==> flow/design.v (excerpt) <==
module sys_ref_core #(parameter DATA_WIDTH = 8, ADDR_WIDTH = 4)
(
 input   wire                      CLK,
 input   wire                      RST,             
 input   wire  [DATA_WIDTH-1:0]    UART_RX_DATA,
 input   wire                      UART_RX_Valid,
 input   wire                      FIFO_FULL,
 output  wire  [DATA_WIDTH-1:0]    FIFO_WR_DATA,
 output  wire                      FIFO_WR_INC,
 output  wire  [DATA_WIDTH-1:0]    UART_Config,
 output  wire  [DATA_WIDTH-1:0]    Div_Ratio,
 output  wire                      CLKDIV_EN
);
make LEC_CHECK=0 CAP_MARGIN=20 CORE_MARGIN=2 CORE_UTILIZATION=68 CTS_CLUSTER_DIAMETER=364 CTS_CLUSTER_SIZE=15 SETUP_SLACK_MARGIN=3.72 SLEW_MARGIN=20 TNS_END_PERCENT=5 finish   # period 13.3 ns
run.sh (not shown) runs the stock make flow with config.mk's settings and CLKGATE_MAP_FILE=.
The baseline finished but fails on setup timing.
Rerun with:
CORE_UTILIZATION = 64   (was 68)
CTS_CLUSTER_DIAMETER = unset   (was 364)
CTS_CLUSTER_SIZE = unset   (was 15)
PLACE_DENSITY = 0.6   (was unset)
SETUP_SLACK_MARGIN = unset   (was 3.72)
TNS_END_PERCENT = unset   (was 5)
clock period = 23.4 ns   (was 13.3 ns; I/O delays follow)
=> The changed run ran to the end with violations: setup timing; die area goes up by a few percent; routed wire length goes down by about a fifth; sequential share of layout area goes up by 1.7 points; sequential power goes down by well over a third; clock-buffer cell count does not change; final area goes down by a little under a tenth; worst setup slack improved by 11000 ps; flip-flop count stays the same; synthesized cell count is unchanged.


Starting RTL as in the previous note.
Settings: LEC_CHECK=0, CAP_MARGIN=20, CORE_MARGIN=2, CORE_UTILIZATION=56, SLEW_MARGIN=20; clock period 13.4 ns.
The starting point finished but fails on negative setup slack.
==> next run, changes <==
- CORE_UTILIZATION: 56 -> 70
- CTS_CLUSTER_SIZE: unset -> 35
- PLACE_DENSITY: unset -> 0.6
- clock period: 13.4 -> 15.5 ns (I/O delays scaled with it)
The changed run failed in global routing (5_1_grt). Die size came out lower by 20%. Synthesized area is unchanged. Synthesized cell count stays the same.
==> next run, changes <==
- CORE_UTILIZATION: 70 -> 16
- CTS_CLUSTER_SIZE: 35 -> unset
- clock period: 15.5 -> 28.4 ns (I/O delays scaled with it)
Effect: The changed run went through all stages and came out clean. Die area rose to 4.3 times its value. Synthesized area is unchanged. Synthesized cell count does not change.
==> next run, changes <==
- CORE_UTILIZATION: 16 -> 72
- CTS_CLUSTER_DIAMETER: unset -> 132
- clock period: 28.4 -> 20.8 ns (I/O delays scaled with it)
After rerunning:
- This time the run ended with an error in global routing (5_1_grt) with GRT-0116
- synthesized cell count stays the same
- die size went down by about 80%
- synthesized area is unchanged


sys_ref_core again, from the RTL that the note above started with.
clock: 30.0 ns
lec_check: 0
cap_margin: 20
cell_pad_in_sites_global_placement: 0
core_margin: 2
core_utilization: 46
cts_cluster_diameter: 335
cts_cluster_size: 88
gpl_routability_driven: 0
hold_slack_margin: -0.09
place_density: 0.41
slew_margin: 10
tns_end_percent: 5
Rerun with:
CELL_PAD_IN_SITES_GLOBAL_PLACEMENT = unset   (was 0)
CORE_UTILIZATION = 40   (was 46)
CTS_CLUSTER_DIAMETER = 137   (was 335)
CTS_CLUSTER_SIZE = 100   (was 88)
GPL_ROUTABILITY_DRIVEN = unset   (was 0)
HOLD_SLACK_MARGIN = unset   (was -0.09)
PLACE_DENSITY = 0.88   (was 0.41)
SLEW_MARGIN = 20   (was 10)
TNS_END_PERCENT = unset   (was 5)
Effect: The changed run completed without violations. Worst hold slack improves by 0.024 ns. Global-route usage came out lower by 6.1 points. Clock power goes down by about 4%. Sequential share of layout area barely changes. Design area is about the same. Power climbs by 1.7%. Cell count came out higher by 2.5%. First-iteration DRC count rose by 42%. Clock-buffer cell count fell by 3.
Rerun with:
CELL_PAD_IN_SITES_GLOBAL_PLACEMENT = 2   (was unset)
CORE_UTILIZATION = 23   (was 40)
CTS_CLUSTER_DIAMETER = 335   (was 137)
CTS_CLUSTER_SIZE = 88   (was 100)
GPL_ROUTABILITY_DRIVEN = 0   (was unset)
HOLD_SLACK_MARGIN = -0.09   (was unset)
PLACE_DENSITY = unset   (was 0.88)
PLACE_DENSITY_LB_ADDON = 0.21   (was unset)
SLEW_MARGIN = 10   (was 20)
TNS_END_PERCENT = 5   (was unset)
First-iteration DRC count shrinks by 35%.
Sequential cell count stays the same.
Final cell count grows by 18%.
Via count shrinks by 5.3%.
Routed wire length grows by 26%.
Worst hold slack degrades by 0.012 ns.
Utilization shrinks by 18 points.
Register-to-register slack improves by 0.24 ns.
Rerun with:
CELL_PAD_IN_SITES_GLOBAL_PLACEMENT = unset   (was 2)
CORE_UTILIZATION = 40   (was 23)
CTS_CLUSTER_DIAMETER = unset   (was 335)
CTS_CLUSTER_SIZE = unset   (was 88)
GPL_ROUTABILITY_DRIVEN = unset   (was 0)
HOLD_SLACK_MARGIN = unset   (was -0.09)
PLACE_DENSITY = 0.6   (was unset)
PLACE_DENSITY_LB_ADDON = unset   (was 0.21)
SLEW_MARGIN = 20   (was 10)
TNS_END_PERCENT = unset   (was 5)
Global-route usage rises by 6.9 points.
Final area falls by 3.4%.
Via count rises by 1.9%.
Power falls by 0.84%.
Clock-buffer cell count falls by 3.
Register-to-register slack degrades by 0.15 ns.


run 1:
sys_ref_core again, from the RTL that the note above started with.
make LEC_CHECK=0 CAP_MARGIN=20 CORE_MARGIN=2 CORE_UTILIZATION=72 PLACE_DENSITY=0.67 SETUP_SLACK_MARGIN=-1.69 SLEW_MARGIN=20 finish   # period 20.8 ns
Run 1 got as far as 5_1_grt, where a tool error ended the run.
Setup changes, run 1 to run 2
- SETUP_SLACK_MARGIN: -1.69 -> unset
- CORE_UTILIZATION: 72 -> 65
- PLACE_DENSITY: 0.67 -> unset
- the clock period (ns, I/O delays scaled along): 20.8 -> 15.8
==> comparison <==
The flow for run 2 finished, though final verification flagged setup timing.
For post-cts sizing count, dividing the value from run 2 by the value from run 1 gives 1.11.
Run 1 -> run 2: I/O pin count delta 0, exact match
In the flow results for run 2 and run 1, the die height is larger on run 2.
Sort run 2 and run 1 by placed cell area, descending, and run 2 comes first.
Comparing run 1 against run 2, there is no change at all in synthesized cell count.
Here is what was changed in the inputs of run 3 compared with run 2.
- CORE_UTILIZATION changed from 65 to 66
- TNS_END_PERCENT newly set to 80
- PLACE_DENSITY newly set to 0.6
- the clock period (ns, I/O delays scaled along) changed from 15.8 to 20.3
Results
Run 3 finished all stages; however, its layout fails the closing checks, the failures being setup timing. Cell area: run 3 lower than run 2. Between run 2 and run 3, total global routing track utilization decreased. Run 3 ends up with a data arrival at the endpoint of the critical path that is 2.27 ns lower than in run 2. The setup slack on the worst flop-to-flop path reported for run 3 is greater than that of run 2 by 6.76 ns. Measured against each other, run 3 and run 2 differ in standard-cell row count, the higher figure coming from run 2. For the upper clock frequency limit, run 3 came in 9.5% higher than run 2 did. Run 2 → run 3: number of non-clock buffers in the layout went down; number of sequential cells shows no meaningful change; logic area decreased 290 µm². NOTE: number of global-route vias before repair in run 3 falls short of that of run 2. The setup slack of run 3 is larger than that of run 2.
The following lists how run 4 was set up differently from run 3:
- TNS_END_PERCENT no longer set, was 80
- CORE_UTILIZATION now 40, was 66
- the clock period (ns, I/O delays scaled along) now 28.4, was 20.3
Results
Run 4 went all the way through the flow, and no timing, DRC or antenna check failed.
Against run 3, run 4 reports a relative area change from synthesis to final layout that is lower.
Relative to run 3, total track usage has gone down in run 4.
Library cell contributing the largest single delay on the critical path = sky130_fd_sc_hd__or4_1: run 4; library cell contributing the largest single delay on the critical path = sky130_fd_sc_hd__or4b_4: run 3
On post-placement cell count: run 4 sits below run 3.
Run 4 vs run 3 — actual transition at the worst max-transition pin dropped 0.039 ns.
Run 3 tops out at a higher clock frequency than run 4.
Combinational power came out lower on run 4 than on run 3.
On core area, run 3 beats run 4.
Run 4 — layout buffer count excluding clock buffers 302 lower, run 3 as reference


Starting RTL as in the previous note.
// sys_ref_core
module sys_ref_core #(parameter DATA_WIDTH = 8, ADDR_WIDTH = 4)
(
 input   wire                      CLK,
 input   wire                      RST,             
 input   wire  [DATA_WIDTH-1:0]    UART_RX_DATA,
 input   wire                      UART_RX_Valid,
 input   wire                      FIFO_FULL,
 output  wire  [DATA_WIDTH-1:0]    FIFO_WR_DATA,
 output  wire                      FIFO_WR_INC,
 output  wire  [DATA_WIDTH-1:0]    UART_Config,
 output  wire  [DATA_WIDTH-1:0]    Div_Ratio,
 output  wire                      CLKDIV_EN
);
wire                      WrEn;
wire                      RdEn;
wire  [ADDR_WIDTH-1:0]    Addr;
wire  [DATA_WIDTH-1:0]    Wr_Reg;
wire  [DATA_WIDTH-1:0]    Rd_Reg;
wire                      Rd_Reg_Valid;
wire  [DATA_WIDTH-1:0]    Operand_A;
wire  [DATA_WIDTH-1:0]    Operand_B;
wire  [3:0]               ALU_FUN;
wire                      ALU_EN;
wire                      CLKG_EN;
wire  [DATA_WIDTH*2-1:0]  ALU_OUT;
wire                      ALU_OUT_Valid;
SYS_CTRL U0_SYS_CTRL (
	.CLK(CLK),
	.RST(RST),
	.UART_RX_DATA(UART_RX_DATA),
	.UART_RX_Valid(UART_RX_Valid),
	.FIFO_FULL(FIFO_FULL),
	.FIFO_WR_DATA(FIFO_WR_DATA),
	.FIFO_WR_INC(FIFO_WR_INC),
	.ALU_OUT(ALU_OUT),
	.ALU_OUT_Valid(ALU_OUT_Valid),
	.ALU_EN(ALU_EN),
	.ALU_FUN(ALU_FUN),
	.CLKG_EN(CLKG_EN),
	.CLKDIV_EN(CLKDIV_EN),
	.Rd_Reg(Rd_Reg),
	.Rd_Reg_Valid(Rd_Reg_Valid),
	.Wr_Reg(Wr_Reg),
	.Addr(Addr),
	.RdEn(RdEn),
	.WrEn(WrEn)
	);
Register_File U0_Register_File (
	.WrData(Wr_Reg),
	.Adresss(Addr),
	.WrEn(WrEn),
	.RdEn(RdEn),
	.CLK(CLK),
	.RST(RST),
	.RdData(Rd_Reg),
	.RdData_Valid(Rd_Reg_Valid),
	.REG0(Operand_A),
	.REG1(Operand_B),
	.REG2(UART_Config),
	.REG3(Div_Ratio)
	);
ALU_16B U0_ALU_16B (
	.A(Operand_A),
	.B(Operand_B),
	.EN(ALU_EN),
	.ALU_FUN(ALU_FUN),
	.CLK(CLK),
	.CLK_EN(CLKG_EN),
	.RST(RST),
	.ALU_OUT(ALU_OUT),
	.OUT_VALID(ALU_OUT_Valid)
	);
endmodule
Settings: LEC_CHECK=0, CAP_MARGIN=20, CORE_MARGIN=2, CORE_UTILIZATION=72, PLACE_DENSITY=0.67, SETUP_SLACK_MARGIN=-1.69, SLEW_MARGIN=20, TNS_END_PERCENT=5; clock period 20.8 ns.
The starting point ended with an error in global routing (5_1_grt) (GRT-0232).
Edit:
--- a/flow/config.mk
+++ b/flow/config.mk
@@ -8,7 +8,5 @@
 export CAP_MARGIN = 20
 export CORE_MARGIN = 2
-export CORE_UTILIZATION = 72
-export PLACE_DENSITY = 0.67
-export SETUP_SLACK_MARGIN = -1.69
+export CORE_UTILIZATION = 65
+export PLACE_DENSITY = 0.6
 export SLEW_MARGIN = 20
-export TNS_END_PERCENT = 5
==> flow/constraint.sdc (replaced) <==
create_clock -name core_clock -period 32.6 [get_ports {CLK}]
set_input_delay 6.5200 -clock core_clock [delete_from_list [all_inputs] [get_ports {CLK}]]
set_output_delay 6.5200 -clock core_clock [all_outputs]
set_load 0.01 [all_outputs]
Effect: The new run finished with timing, DRC and antenna clean; die area went up by 10%; area after synthesis stays the same; synthesized cell count is unchanged.


Setup of v4:
sys_ref_core again, from the RTL that the note above started with.
clock: 30.0 ns
lec_check: 0
cap_margin: 20
core_margin: 2
core_utilization: 40
cts_cluster_diameter: 335
cts_cluster_size: 26
hold_slack_margin: -0.09
place_density_lb_addon: 0.23
slew_margin: 10
Here is what was changed in the inputs of v36 compared with v4.
# v4
export LEC_CHECK = 0
export CAP_MARGIN = 20
export CORE_MARGIN = 2
export CORE_UTILIZATION = 40
export CTS_CLUSTER_DIAMETER = 335
export CTS_CLUSTER_SIZE = 26
export HOLD_SLACK_MARGIN = -0.09
export PLACE_DENSITY_LB_ADDON = 0.23
export SLEW_MARGIN = 10
create_clock -name core_clock -period 30.0 [get_ports {CLK}]
# v36
export LEC_CHECK = 0
export CAP_MARGIN = 20
export CORE_ASPECT_RATIO = 0.5
export CORE_MARGIN = 2
export CORE_UTILIZATION = 65
export PLACE_DENSITY = 0.6
export SLEW_MARGIN = 20
export TNS_END_PERCENT = 5
create_clock -name core_clock -period 30.0 [get_ports {CLK}]
Findings:
- Relative to v4, maximum achievable frequency has decreased by 0.35 MHz in v36.
- Compared with v4, in v36 share of the final layout cell area in sequential cells up 0.22 points, final cell count shrank by 185, switching power summed over all nets picked up an extra 4.7%, final design instance area without fill -about 0.8%.
- v36 gives less sequential share of power than v4 did.
- When v36 is set beside v4, its layout buffer count excluding clock buffers turns out to be 9 larger.
- Against v4, minimum clock period in v36 came out worse.
- For the final cell utilization of the core, v36 came in 28 points higher than v4 did.
- v4 leaves more setup margin than v36.
- Routed wire length in v36 is about 0.5% above v4.
Edits applied to the flow inputs when going from v36 to v26:
# v36
export LEC_CHECK = 0
export CAP_MARGIN = 20
export CORE_ASPECT_RATIO = 0.5
export CORE_MARGIN = 2
export CORE_UTILIZATION = 65
export PLACE_DENSITY = 0.6
export SLEW_MARGIN = 20
export TNS_END_PERCENT = 5
create_clock -name core_clock -period 30.0 [get_ports {CLK}]
# v26
export LEC_CHECK = 0
export CAP_MARGIN = 20
export CORE_MARGIN = 2
export CORE_UTILIZATION = 23
export CTS_CLUSTER_DIAMETER = 335
export CTS_CLUSTER_SIZE = 26
export HOLD_SLACK_MARGIN = -0.09
export PLACE_DENSITY_LB_ADDON = 0.21
export SLEW_MARGIN = 10
export TNS_END_PERCENT = 5
create_clock -name core_clock -period 30.0 [get_ports {CLK}]
Findings:
Number of antenna violations at the first check in global routing, v26 and v36, lower one = v26.
Total routed wirelength: v26 vs v36 up 8.6%
The higher hold slack of v26 and v36 is in v36.
Count of pins over their slew limit came out exactly the same in v26 and v36.
In the metrics for v26 and v36, the one carrying the higher standard cell core area is v26.
Against v36, number of vias per cell after detailed routing in v26 fell by more than a quarter.
Comparing v26 with v36, the flip-flop count came out essentially unchanged.
From v36 to v26 the numbers moved as follows: non-clock buffer count has increased, placed instance count increased 625, power decreased 2.1%.
In v26, the relative contribution of combinational cells to total power came out 0.6 points below the value in v36.
## Diff of input files: v56 against v26
# v26
export LEC_CHECK = 0
export CAP_MARGIN = 20
export CORE_MARGIN = 2
export CORE_UTILIZATION = 23
export CTS_CLUSTER_DIAMETER = 335
export CTS_CLUSTER_SIZE = 26
export HOLD_SLACK_MARGIN = -0.09
export PLACE_DENSITY_LB_ADDON = 0.21
export SLEW_MARGIN = 10
export TNS_END_PERCENT = 5
create_clock -name core_clock -period 30.0 [get_ports {CLK}]
# v56
export LEC_CHECK = 0
export CAP_MARGIN = 20
export CORE_MARGIN = 2
export CORE_UTILIZATION = 40
export GPL_TIMING_DRIVEN = 0
export SLEW_MARGIN = 0
create_clock -name core_clock -period 30.0 [get_ports {CLK}]
[summary]
v56 ended with more sequential share of layout area than v26.
In v56 relative to v26, cell area power density had gone down by a few percent.
Against v26, v56 comes in 1.0 points lower on combinational share of power.
In v56, the power consumption came out about 3% below the value in v26.
v56 ends up with a sequential fraction of design power that is 0.5 points higher than in v26.
The lower minimum clock period of v26 and v56 is in v26.
Routed wire length, v26 and v56, lower one = v56.
Measured against each other, v26 and v56 differ in period utilization, the lower figure coming from v26.
v56 vs. v26: fmax -2.2%; cell count -about 13%.
Power and IR drop assume default switching activity.
